==> flow/design.v <==
module FIR_low_pass_filter(
	input clk,
	input rst,
	input [7:0]FIR_IN,
	output reg [16:0]FIR_OUT
);
reg[7:0] delay_pipeline1;
reg[7:0] delay_pipeline2;
reg[7:0] delay_pipeline3;
reg[7:0] delay_pipeline4;
reg[7:0] delay_pipeline5;
reg[7:0] delay_pipeline6;
reg[7:0] delay_pipeline7;
reg[7:0] delay_pipeline8;
reg[7:0] delay_pipeline9;
wire[7:0] coeff1 = 8'd7;	 
wire[7:0] coeff2 = 8'd5;
wire[7:0] coeff3 = 8'd51;
wire[7:0] coeff4 = 8'd135;
wire[7:0] coeff5 = 8'd179;
wire[7:0] coeff6 = 8'd135;
wire[7:0] coeff7 = 8'd51;
wire[7:0] coeff8 = 8'd5;
wire[7:0] coeff9 = 8'd7;
reg signed [16:0] multi_data1 ; 
reg signed [16:0] multi_data2 ;
reg signed [16:0] multi_data3 ;
reg signed [16:0] multi_data4 ;
reg signed [16:0] multi_data5 ;
reg signed [16:0] multi_data6 ;
reg signed [16:0] multi_data7 ;
reg signed [16:0] multi_data8 ;
reg signed [16:0] multi_data9 ;
always@(posedge clk or negedge rst)
if(!rst)
begin
	delay_pipeline1 <= 8'b0 ;
	delay_pipeline2 <= 8'b0 ;
	delay_pipeline3 <= 8'b0 ;
	delay_pipeline4 <= 8'b0 ;
	delay_pipeline5 <= 8'b0 ;
	delay_pipeline6 <= 8'b0 ;
	delay_pipeline7 <= 8'b0 ;
	delay_pipeline8 <= 8'b0 ;
	delay_pipeline9 <= 8'b0 ;
end
else
begin
	delay_pipeline1 <= FIR_IN;
	delay_pipeline2 <= delay_pipeline1 ;
	delay_pipeline3 <= delay_pipeline2 ;
	delay_pipeline4 <= delay_pipeline3 ;
	delay_pipeline5 <= delay_pipeline4 ;
	delay_pipeline6 <= delay_pipeline5 ;
	delay_pipeline7 <= delay_pipeline6 ;
	delay_pipeline8 <= delay_pipeline7 ;
	delay_pipeline9 <= delay_pipeline8 ;
end
always@(posedge clk or negedge rst)  
	if(!rst)
		multi_data1 <= 17'b0 ;
	else
		multi_data1 <= delay_pipeline1*coeff1 ;
always@(posedge clk or negedge rst)  
	if(!rst)
		multi_data2 <= 17'b0 ;
	else
		multi_data2 <= delay_pipeline2*coeff2 ;
always@(posedge clk or negedge rst)  
	if(!rst)
		multi_data3 <= 17'b0 ;
	else
		multi_data3 <= delay_pipeline3*coeff3 ;
always@(posedge clk or negedge rst)  
	if(!rst)
		multi_data4 <= 17'b0 ;
	else
		multi_data4 <= delay_pipeline4*coeff4 ;
always@(posedge clk or negedge rst)  
	if(!rst)
		multi_data5 <= 17'b0 ;
	else
		multi_data5 <= delay_pipeline5*coeff5 ;
always@(posedge clk or negedge rst)  
	if(!rst)
		multi_data6 <= 17'b0 ;
	else
		multi_data6 <= delay_pipeline6*coeff6 ;
always@(posedge clk or negedge rst)  
	if(!rst)
		multi_data7 <= 17'b0 ;
	else
		multi_data7 <= delay_pipeline7*coeff7 ;
always@(posedge clk or negedge rst)  
	if(!rst)
		multi_data8 <= 17'b0 ;
	else
		multi_data8 <= delay_pipeline8*coeff8 ;
always@(posedge clk or negedge rst)  
	if(!rst)
		multi_data9 <= 17'b0 ;
	else
		multi_data9 <= delay_pipeline9*coeff9 ;
always@(posedge clk or negedge rst)
	if(!rst)
		FIR_OUT <= 16'b0 ;
	else
		FIR_OUT <= multi_data1 + multi_data2 + multi_data3 + multi_data4 +multi_data5 + multi_data6 + multi_data7 + multi_data8 + multi_data9 ;
endmodule
Settings: LEC_CHECK=0, CAP_MARGIN=20, CORE_MARGIN=2, CORE_UTILIZATION=65, SETUP_SLACK_MARGIN=1.4, SLEW_MARGIN=20; clock period 5.17 ns.
run.sh (not shown) runs the stock make flow with config.mk's settings and CLKGATE_MAP_FILE=.
The first run produced a clean layout.
==> next run, changes <==
- CORE_UTILIZATION: 65 -> 40
- SETUP_SLACK_MARGIN: 1.4 -> not set
- clock period: 5.17 -> 7.0 ns (I/O delays scaled with it)
=> The changed run passed the timing, DRC and antenna checks. Routed wire length fell by 1.2%. Sequential share of layout area rises by 0.42 points. Via count fell by 2.3%. Utilization decreases by 29 points. Die area grows by 61%. Worst setup slack is better by 1400 ps. Final cell count rose by about 10%. Global-route usage drops by 10 points. Count of clock-buffer cells in the layout decreases by 1. Non-clock buffer count fell by 16.
==> next run, changes <==
- CORE_ASPECT_RATIO: not set -> 0.5
- CORE_UTILIZATION: 40 -> 59
- CTS_CLUSTER_DIAMETER: not set -> 221
- CTS_CLUSTER_SIZE: not set -> 96
- PLACE_DENSITY: not set -> 0.41
- synthesized area stays the same
- worst setup slack loses 40 ps
- first-iteration DRC count went up by about a fifth
- cell area went down slightly
==> next run, changes <==
- ABC_AREA: not set -> 0
- CAP_MARGIN: 20 -> 40
- CORE_MARGIN: 2 -> 8
- CORE_UTILIZATION: 59 -> 64
- CTS_CLUSTER_DIAMETER: 221 -> 323
- CTS_CLUSTER_SIZE: 96 -> 98
- GPL_ROUTABILITY_DRIVEN: not set -> 0
- SETUP_SLACK_MARGIN: not set -> -0.69
- SLEW_MARGIN: 20 -> 0
- TNS_END_PERCENT: not set -> 35
=> Clock-buffer cell count goes up by 3; routed wire length goes up slightly; final area barely changes; non-clock buffer count goes down by 1; final cell count goes down slightly; fmax barely changes; die size goes up by a little under a tenth.

========
try-umber:
RTL: the design.v shown in full above, as it stands there.
==> flow/config.mk <==
export PLATFORM = sky130hd
export DESIGN_NAME = FIR_low_pass_filter
export DESIGN_NICKNAME = FIR_low_pass_filter
export VERILOG_FILES = /design/flow/design.v
export SDC_FILE = /design/flow/constraint.sdc
export NUM_CORES = 4
export LEC_CHECK = 0
export ABC_AREA = 1
export CAP_MARGIN = 20
export CORE_MARGIN = 2
export CORE_UTILIZATION = 72
export PLACE_DENSITY_LB_ADDON = 0.2
export SETUP_SLACK_MARGIN = -0.16
export SLEW_MARGIN = 20
==> flow/constraint.sdc <==
create_clock -name core_clock -period 3.57 [get_ports {clk}]
set_input_delay 0.7140 -clock core_clock [delete_from_list [all_inputs] [get_ports {clk}]]
set_output_delay 0.7140 -clock core_clock [all_outputs]
set_load 0.01 [all_outputs]
In try-umber the implementation ran to completion but is not tape-out ready, as the final checks report negative setup slack.
--- input diff try-umber..try-yarrow ---
- swapping -0.16 for 0.37 in SETUP_SLACK_MARGIN
- swapping 3.57 for 3.49 in the clock period (ns, I/O delays scaled along)
==> results <==
- From the logs: try-yarrow reached the end of the flow and failed the layout checks with negative setup slack.
- Of try-umber and try-yarrow, try-yarrow shows the lower sequential share of layout area, with try-umber above it.
- Compared with try-umber, try-yarrow improves post-route minimum period.
- Summary of try-yarrow over try-umber: clock distribution area overhead in the final layout moved down, number of non-clock buffers went up, number of cells traversed by the worst register-to-register path lower.
- From try-umber to try-yarrow the numbers moved as follows: met1 demand-to-capacity share in global routing increased by 3.6 points relative to the old numbers; routed wire length increased by about 14% relative to the old numbers; final tally of setup violations increased by 8 relative to the old numbers.
- Max met3 layer usage reported by global route across try-umber and try-yarrow: try-umber
[inputs] try-maple vs try-yarrow
- ABC_AREA removed (was 1)
- SETUP_SLACK_MARGIN removed (was 0.37)
- CORE_UTILIZATION changed from 72 to 40
- PLACE_DENSITY_LB_ADDON removed (was 0.2)
- the clock period (ns, I/O delays scaled along) changed from 3.49 to 4.56
## What came out
- The post-synthesis cell count in try-yarrow is 1.3 times that in try-maple.
- Between try-maple and try-yarrow, the difference in fraction of synthesized area in multiplexers is negligible.
- No stage failed in try-maple, and the final checks on the layout all came back clean.
- Going from try-yarrow to try-maple, synthesized area shrank by a few percent.
- Path depth of the worst reg2reg path: higher on try-maple
- try-maple against try-yarrow: arrival time of the worst setup path has increased; instance count on the critical path grew by 2; area overhead of the layout relative to synthesis lost 8.5 points; met1 layer wirelength in the final routing fell 12%.
[inputs] try-cedar vs try-maple
- putting PLACE_DENSITY at 0.79 where nothing was set
- putting CORE_ASPECT_RATIO at 0.5 where nothing was set
- swapping 40 for 59 in CORE_UTILIZATION
- swapping 4.56 for 7.0 in the clock period (ns, I/O delays scaled along)
Notes after the runs:
Looking at final period utilization, try-cedar sits 30 points below try-maple.
Of the two candidates, try-maple has the worse worst setup slack and try-cedar the better one.
Comparing try-maple and try-cedar, via count is higher on try-cedar.
Compared with try-maple, in try-cedar final critical delay including setup and external delays now sits higher, combinational gate area now sits at about the same level.
Looking at worst endpoint data arrival time, try-cedar sits 0.22 ns above try-maple.
